## 11-12
Design processing_fsm, start of the top module:
module processing_fsm(clock, reset, start_signal, size, done, 
                            buf_0_write_en, buf_1_write_en, error_buf_write_en,
                            buf_0_w_data, buf_1_w_data, error_mem_w_data,
                            buf_0_r_data, buf_1_r_data, error_mem_r_data,
                            buf_0_addr, buf_1_addr, error_mem_addr, buf_sel);
Size: roughly 2400 cells after synthesis, roughly 250 flip-flops, about 120 I/O pins.
make LEC_CHECK=0 CAP_MARGIN=0 CORE_MARGIN=2 CORE_UTILIZATION=72 CTS_CLUSTER_SIZE=15 PLACE_DENSITY_LB_ADDON=0.02 SETUP_SLACK_MARGIN=0.68 SLEW_MARGIN=40 finish   # period 4.71 ns
run.sh (not shown) runs the stock make flow with config.mk's settings and CLKGATE_MAP_FILE=.
Although 11-12 finished all stages, its layout failed final checks on negative setup slack.
For 06-22, these inputs were changed with respect to 11-12:
- changing SLEW_MARGIN from 40 to 20
- changing CORE_UTILIZATION from 72 to 71
- changing CAP_MARGIN from 0 to 20
- removing PLACE_DENSITY_LB_ADDON (formerly 0.02)
- changing the clock period (ns, I/O delays scaled along) from 4.71 to 4.91
- 06-22 finished every stage and its layout cleared the timing, DRC and antenna checks.
- 06-22 vs 11-12: final setup violation count down in 06-22
- As of 06-22, routed wire length had risen slightly compared to 11-12.

---

Starting RTL as in the previous note.
make LEC_CHECK=0 CAP_MARGIN=20 CELL_PAD_IN_SITES_DETAIL_PLACEMENT=0 CELL_PAD_IN_SITES_GLOBAL_PLACEMENT=1 CORE_MARGIN=8 CORE_UTILIZATION=16 CTS_CLUSTER_DIAMETER=61 GPL_ROUTABILITY_DRIVEN=1 GPL_TIMING_DRIVEN=0 MAX_ROUTING_LAYER=met4 MIN_ROUTING_LAYER=met1 PLACE_DENSITY_LB_ADDON=0.17 SLEW_MARGIN=20 TNS_END_PERCENT=30 finish   # period 3.96 ns
The first run produced a layout that fails on setup timing.
Then changed:
==> flow/config.mk (replaced) <==
export PLATFORM = sky130hd
export DESIGN_NAME = processing_fsm
export DESIGN_NICKNAME = processing_fsm
export VERILOG_FILES = /design/flow/design.v
export SDC_FILE = /design/flow/constraint.sdc
export NUM_CORES = 4
export LEC_CHECK = 0
export CAP_MARGIN = 20
export CORE_MARGIN = 2
export CORE_UTILIZATION = 58
export CTS_CLUSTER_DIAMETER = 374
export SLEW_MARGIN = 20
export TNS_END_PERCENT = 15
==> flow/constraint.sdc (replaced) <==
create_clock -name core_clock -period 5.0 [get_ports {clock}]
set_input_delay 1.0000 -clock core_clock [delete_from_list [all_inputs] [get_ports {clock}]]
set_output_delay 1.0000 -clock core_clock [all_outputs]
set_load 0.01 [all_outputs]
After rerunning: With this change the flow completed with no timing, DRC or antenna violations; global-route usage is higher by 20 points; worst setup slack improved by 1.1 ns; wire length is lower by 30%; die size is lower by 74%; via count is lower by about 2.3%; maximum frequency is higher by 1.7%; cell area is lower by 12%.
Then changed:
--- a/flow/config.mk
+++ b/flow/config.mk
@@ -10,2 +10 @@
-export CORE_UTILIZATION = 58
-export CTS_CLUSTER_DIAMETER = 374
+export CORE_UTILIZATION = 70
@@ -13 +11,0 @@
-export TNS_END_PERCENT = 15
==> flow/constraint.sdc (replaced) <==
create_clock -name core_clock -period 8.6 [get_ports {clock}]
set_input_delay 1.7200 -clock core_clock [delete_from_list [all_inputs] [get_ports {clock}]]
set_output_delay 1.7200 -clock core_clock [all_outputs]
set_load 0.01 [all_outputs]
Hold slack improved by 0.083 ns. Wire length came out lower by 0.51%. Count of clock-buffer cells in the layout went up by 1. Critical path depth does not change. Utilization goes up by 11 points. Final cell count decreases by about 5%. Die area is lower by 17%.
Then changed:
--- a/flow/config.mk
+++ b/flow/config.mk
@@ -7,0 +8 @@
+export ABC_AREA = 1
@@ -10 +11,2 @@
-export CORE_UTILIZATION = 70
+export CORE_UTILIZATION = 72
+export PLACE_DENSITY = 0.36
@@ -11,0 +14 @@
+export TNS_END_PERCENT = 10
==> flow/constraint.sdc (replaced) <==
create_clock -name core_clock -period 3.08 [get_ports {clock}]
set_input_delay 0.6160 -clock core_clock [delete_from_list [all_inputs] [get_ports {clock}]]
set_output_delay 0.6160 -clock core_clock [all_outputs]
set_load 0.01 [all_outputs]
Now the flow reached the layout checks and failed them: hold timing, setup timing.
Global-route usage climbs by 14 points.
Setup slack got worse by 4.6 ns.

---

Setup of try-quartz:
Starting RTL as in the previous note.
Settings: LEC_CHECK=0, ABC_AREA=0, CAP_MARGIN=40, CELL_PAD_IN_SITES_DETAIL_PLACEMENT=1, CORE_ASPECT_RATIO=0.54, CORE_MARGIN=2, CORE_UTILIZATION=47, CTS_CLUSTER_SIZE=68, GPL_ROUTABILITY_DRIVEN=0, HOLD_SLACK_MARGIN=0.04, MAX_ROUTING_LAYER=met4, MIN_ROUTING_LAYER=met2, SLEW_MARGIN=20, TNS_END_PERCENT=80; clock period 7.0 ns.
Tool error GRT-0116 stopped try-quartz during global routing (5_1_grt); no final results.
--- input diff try-quartz..try-onyx ---
- putting CTS_CLUSTER_DIAMETER at 35 where nothing was set
- putting PLACE_DENSITY at 0.57 where nothing was set
- swapping 2 for 8 in CORE_MARGIN
- swapping 40 for 10 in CAP_MARGIN
- swapping 0 for 1 in GPL_ROUTABILITY_DRIVEN
[summary]
For try-onyx, the flow was terminated by a tool error in global routing (5_1_grt) and produced no final design.
Number of unique standard cell types used by synthesis across try-onyx and try-quartz: no real change.
~same standard cell area after detailed placement in try-onyx and try-quartz
try-quartz fits on a die that is smaller than the die of try-onyx.
Between try-onyx and try-quartz, the height of the chip is higher for try-onyx.
Relative to try-quartz, the detailed-placement wirelength estimate of try-onyx is higher by 5200 µm.
Number of cells after detailed placement essentially unchanged between try-quartz and try-onyx.
Portion of the post-synthesis area used by sequential elements across try-onyx and try-quartz: no real change.
Looking at TritonCTS buffer count across try-onyx and try-quartz, the one that comes out lower is try-quartz.
try-onyx vs try-quartz on worst slack after detailed placement: try-onyx is the higher one.
What try-amber does differently from try-onyx at the input level:
- removing MAX_ROUTING_LAYER (formerly met4)
- removing ABC_AREA (formerly 0)
- removing GPL_ROUTABILITY_DRIVEN (formerly 1)
- changing TNS_END_PERCENT from 80 to 10
- removing CTS_CLUSTER_SIZE (formerly 68)
- changing CORE_MARGIN from 8 to 2
- removing CORE_ASPECT_RATIO (formerly 0.54)
- removing CTS_CLUSTER_DIAMETER (formerly 35)
- changing CAP_MARGIN from 10 to 20
- removing CELL_PAD_IN_SITES_DETAIL_PLACEMENT (formerly 1)
- removing HOLD_SLACK_MARGIN (formerly 0.04)
- changing CORE_UTILIZATION from 47 to 72
- removing PLACE_DENSITY (formerly 0.57)
- removing MIN_ROUTING_LAYER (formerly met2)
- changing the clock period (ns, I/O delays scaled along) from 7.0 to 4.07
==> comparison <==
- Complete run, failing final checks: try-amber, reason setup timing.
- Looking at die outline height across try-onyx and try-amber, the one that comes out higher is try-amber.
- Compare try-onyx and try-amber | quantity of gates resized following cts higher: try-amber
- Relative to try-onyx, try-amber improves die area.
- Comparing try-amber against try-onyx, there is no change at all in simple-gate share of the synthesized area.
- Of try-amber and try-onyx, it is try-amber that has the higher post-place instance area.
- Taking try-onyx as the reference point, the number of setup buffers added after CTS of try-amber rises by 2.
- Per the comparison of try-amber with try-onyx, initial cell density of the core picked up an extra 25 points; number of buffers created by CTS lost 14; share of cell area taken by muxes after synthesis neither gained nor lost much.
For try-willow, these inputs were changed with respect to try-amber:
- PLACE_DENSITY_LB_ADDON now 0.02, previously not set
- SETUP_SLACK_MARGIN now 0.68, previously not set
- CTS_CLUSTER_SIZE now 15, previously not set
- TNS_END_PERCENT no longer set, was 10
- the clock period (ns, I/O delays scaled along) now 4.78, was 4.07
Results
Summary of try-amber and try-willow: one run falls short of a clean finish, namely try-amber.
What the final checks of try-amber revealed, after a flow that finished every stage, was a layout that fails on setup timing.
Sort try-amber and try-willow by final cell count without fillers desc -> top: try-amber
Compared to try-amber, try-willow has total iterations of the first detailed-routing run 4 higher.
try-willow vs. try-amber: sum of routed wire length over all layers now sits lower; post-place instance area now sits lower.
try-willow vs. try-amber: final standard cell area without fillers now smaller.
try-amber → try-willow: sequential fraction of total cell area increased by 0.63 points relative to the old numbers, clock-buffer cell count increased by about 8% relative to the old numbers.
